// sys_ref_core
module sys_ref_core #(parameter DATA_WIDTH = 8, ADDR_WIDTH = 4)
(
 input   wire                      CLK,
 input   wire                      RST,             
 input   wire  [DATA_WIDTH-1:0]    UART_RX_DATA,
 input   wire                      UART_RX_Valid,
 input   wire                      FIFO_FULL,
 output  wire  [DATA_WIDTH-1:0]    FIFO_WR_DATA,
 output  wire                      FIFO_WR_INC,
 output  wire  [DATA_WIDTH-1:0]    UART_Config,
 output  wire  [DATA_WIDTH-1:0]    Div_Ratio,
 output  wire                      CLKDIV_EN
);
Size: roughly 1900 cells after synthesis, ~180 flip-flops, about 17000 um2 of cells after synthesis.
Settings: LEC_CHECK=0, CAP_MARGIN=5, CELL_PAD_IN_SITES_DETAIL_PLACEMENT=0, CELL_PAD_IN_SITES_GLOBAL_PLACEMENT=1, CORE_ASPECT_RATIO=0.75, CORE_MARGIN=2, CORE_UTILIZATION=40, CTS_CLUSTER_SIZE=75, GPL_ROUTABILITY_DRIVEN=0, GPL_TIMING_DRIVEN=1, MAX_ROUTING_LAYER=met4, PLACE_DENSITY_LB_ADDON=0.1, SLEW_MARGIN=0, TNS_END_PERCENT=90; clock period 30.0 ns.
run.sh (not shown) runs the stock make flow with config.mk's settings and CLKGATE_MAP_FILE=.
Rerun with:
==> flow/config.mk (replaced) <==
export PLATFORM = sky130hd
export DESIGN_NAME = sys_ref_core
export DESIGN_NICKNAME = sys_ref_core
export VERILOG_FILES = /design/flow/design.v
export SDC_FILE = /design/flow/constraint.sdc
export NUM_CORES = 4
export LEC_CHECK = 0
export CAP_MARGIN = 20
export CORE_MARGIN = 2
export CORE_UTILIZATION = 40
export CTS_CLUSTER_DIAMETER = 134
export CTS_CLUSTER_SIZE = 95
export PLACE_DENSITY = 0.6
export SLEW_MARGIN = 20
export TNS_END_PERCENT = 5
=> Via count hardly moves; die size is about the same; count of clock-buffer cells in the layout drops by 2.
Rerun with:
--- a/flow/config.mk
+++ b/flow/config.mk
@@ -8,8 +8,7 @@
 export CAP_MARGIN = 20
+export CELL_PAD_IN_SITES_DETAIL_PLACEMENT = 1
 export CORE_MARGIN = 2
-export CORE_UTILIZATION = 40
-export CTS_CLUSTER_DIAMETER = 134
-export CTS_CLUSTER_SIZE = 95
-export PLACE_DENSITY = 0.6
+export CORE_UTILIZATION = 54
+export GPL_ROUTABILITY_DRIVEN = 1
+export PLACE_DENSITY_LB_ADDON = 0.23
 export SLEW_MARGIN = 20
-export TNS_END_PERCENT = 5
What happened: The new run produced a clean layout; sequential share of layout area stays flat; clock-buffer cell count is unchanged; total power is higher by roughly a tenth; fmax is lower slightly; register-to-register slack degrades by 0.52 ns; setup slack degrades by 0.52 ns; wire length is higher by a quarter to a third; design area stays flat; sequential power is higher slightly; combinational power is higher by about a fifth; utilization is higher by 16 points.
Rerun with:
==> flow/config.mk (replaced) <==
export PLATFORM = sky130hd
export DESIGN_NAME = sys_ref_core
export DESIGN_NICKNAME = sys_ref_core
export VERILOG_FILES = /design/flow/design.v
export SDC_FILE = /design/flow/constraint.sdc
export NUM_CORES = 4
export LEC_CHECK = 0
export CAP_MARGIN = 20
export CELL_PAD_IN_SITES_GLOBAL_PLACEMENT = 1
export CORE_MARGIN = 2
export CORE_UTILIZATION = 40
export GPL_TIMING_DRIVEN = 0
export MAX_ROUTING_LAYER = met4
export PLACE_DENSITY_LB_ADDON = 0.1
export SLEW_MARGIN = 0
The changed run produced a clean layout.
Core utilization goes down by 15 points.
Routed wire length goes down by 15%.
Setup slack gains 0.25 ns.
Count of clock-buffer cells in the layout goes up by 1.
Rerun with:
==> flow/config.mk (replaced) <==
export PLATFORM = sky130hd
export DESIGN_NAME = sys_ref_core
export DESIGN_NICKNAME = sys_ref_core
export VERILOG_FILES = /design/flow/design.v
export SDC_FILE = /design/flow/constraint.sdc
export NUM_CORES = 4
export LEC_CHECK = 0
export CAP_MARGIN = 0
export CELL_PAD_IN_SITES_DETAIL_PLACEMENT = 1
export CORE_MARGIN = 2
export CORE_UTILIZATION = 54
export CTS_CLUSTER_DIAMETER = 330
export GPL_ROUTABILITY_DRIVEN = 1
export GPL_TIMING_DRIVEN = 0
export PLACE_DENSITY_LB_ADDON = 0.23
export SLEW_MARGIN = 20
Result: The new run ran to the end with no violations; combinational power climbs by 17%; setup slack is worse by 1.2 ns; fmax drops by 4.0%; clock-buffer cell count came out higher by 2.

Starting RTL as in the previous note.
Settings: LEC_CHECK=0, CAP_MARGIN=20, CORE_MARGIN=2, CORE_UTILIZATION=71, CTS_CLUSTER_DIAMETER=364, CTS_CLUSTER_SIZE=15, PLACE_DENSITY=0.65, SLEW_MARGIN=20; clock period 13.3 ns.
The baseline never finished: it broke off in global routing.
==> next run, changes <==
Settings changed: CORE_UTILIZATION 71 to 65, CTS_CLUSTER_DIAMETER 364 to unset, CTS_CLUSTER_SIZE 15 to unset, PLACE_DENSITY 0.65 to 0.6.
Clock period 13.3 ns to 32.6 ns, I/O delays scaled along.
=> The new run passed the timing, design-rule and antenna checks; area after synthesis stays the same; die size is higher by 9.0%; synthesized cell count is unchanged.
==> next run, changes <==
Settings changed: CORE_UTILIZATION 65 to 63, PLACE_DENSITY 0.6 to unset.
Clock period 32.6 ns to 15.8 ns, I/O delays scaled along.
=> The new run completed, yet does not pass: negative setup slack; global-route usage came out higher by 7.2 points; worst hold slack gains 0.010 ns; worst setup slack gets worse by 13 ns; first-iteration DRC count grows by well over a third; final area is higher by a quarter to a third; core utilization climbs by 17 points.
==> next run, changes <==
Settings changed: CORE_UTILIZATION 63 to 70, CTS_CLUSTER_SIZE set to 35, PLACE_DENSITY set to 0.6.
Clock period 15.8 ns to 15.5 ns, I/O delays scaled along.
Now the flow stopped in global routing with GRT-0232.
Area after synthesis is unchanged.
Synthesized cell count is unchanged.
Die area came out lower by roughly a tenth.

Setup of JK:
sys_ref_core again, from the RTL that the note above started with.
==> flow/config.mk <==
export PLATFORM = sky130hd
export DESIGN_NAME = sys_ref_core
export DESIGN_NICKNAME = sys_ref_core
export VERILOG_FILES = /design/flow/design.v
export SDC_FILE = /design/flow/constraint.sdc
export NUM_CORES = 4
export LEC_CHECK = 0
export ABC_AREA = 0
export CAP_MARGIN = 5
export CELL_PAD_IN_SITES_DETAIL_PLACEMENT = 2
export CELL_PAD_IN_SITES_GLOBAL_PLACEMENT = 1
export CORE_MARGIN = 8
export CORE_UTILIZATION = 22
export CTS_CLUSTER_DIAMETER = 279
export CTS_CLUSTER_SIZE = 45
export GPL_ROUTABILITY_DRIVEN = 0
export HOLD_SLACK_MARGIN = 0.1
export MAX_ROUTING_LAYER = met4
export MIN_ROUTING_LAYER = met1
export PLACE_DENSITY = 0.35
export SETUP_SLACK_MARGIN = -1.91
export SLEW_MARGIN = 20
export TNS_END_PERCENT = 75
==> flow/constraint.sdc <==
create_clock -name core_clock -period 22.9 [get_ports {CLK}]
set_input_delay 4.5800 -clock core_clock [delete_from_list [all_inputs] [get_ports {CLK}]]
set_output_delay 4.5800 -clock core_clock [all_outputs]
set_load 0.01 [all_outputs]
In JK the implementation ran to completion but is not tape-out ready, as the final checks report negative setup slack.
Input-level comparison between MS and JK:
- GPL_ROUTABILITY_DRIVEN: 0 -> unset
- CTS_CLUSTER_SIZE: 45 -> 63
- MAX_ROUTING_LAYER: met4 -> met5
- MIN_ROUTING_LAYER: met1 -> met2
- HOLD_SLACK_MARGIN: 0.1 -> 0.29
- TNS_END_PERCENT: 75 -> 90
- CELL_PAD_IN_SITES_GLOBAL_PLACEMENT: 1 -> 0
- CELL_PAD_IN_SITES_DETAIL_PLACEMENT: 2 -> unset
- CTS_CLUSTER_DIAMETER: 279 -> 241
- the clock period (ns, I/O delays scaled along): 22.9 -> 41.4
MS completed; timing, DRC and antenna clean
Taking JK as the reference, in MS worst setup slack increased 11220 ps, clock latency of the later-clocked register in the worst-skew pair +30 ps.
On MS: multi-input logic portion of the cell area is 5.9 points higher than what JK gave.
Delta (MS minus JK): via count increased 27%; clock transition at the registers of the reported paths was more or less identical; utilization lower.
MS against JK: sequential share of layout area saw an increase, wire length shrank by 13%, clock power lost about 44%.
### MS -> AL
- PLACE_DENSITY: 0.35 -> 0.6
- MAX_ROUTING_LAYER: met5 -> unset
- CORE_UTILIZATION: 22 -> 40
- TNS_END_PERCENT: 90 -> unset
- CTS_CLUSTER_DIAMETER: 241 -> unset
- CELL_PAD_IN_SITES_GLOBAL_PLACEMENT: 0 -> unset
- CORE_MARGIN: 8 -> 2
- SETUP_SLACK_MARGIN: -1.91 -> unset
- ABC_AREA: 0 -> unset
- CAP_MARGIN: 5 -> 20
- MIN_ROUTING_LAYER: met2 -> unset
- HOLD_SLACK_MARGIN: 0.29 -> unset
- CTS_CLUSTER_SIZE: 63 -> unset
- the clock period (ns, I/O delays scaled along): 41.4 -> 28.4
[summary]
AL: no failed stages, no open violations at the end. Top routing layer in use: met5 -> MS, met4 -> AL. Going from MS to AL, cell count fell by 16%, minimum period implied by the final worst setup slack shrank by 5010 ps, tap cell count down 491.
Power figures rest on the tool's default switching activity, not on a simulated workload.
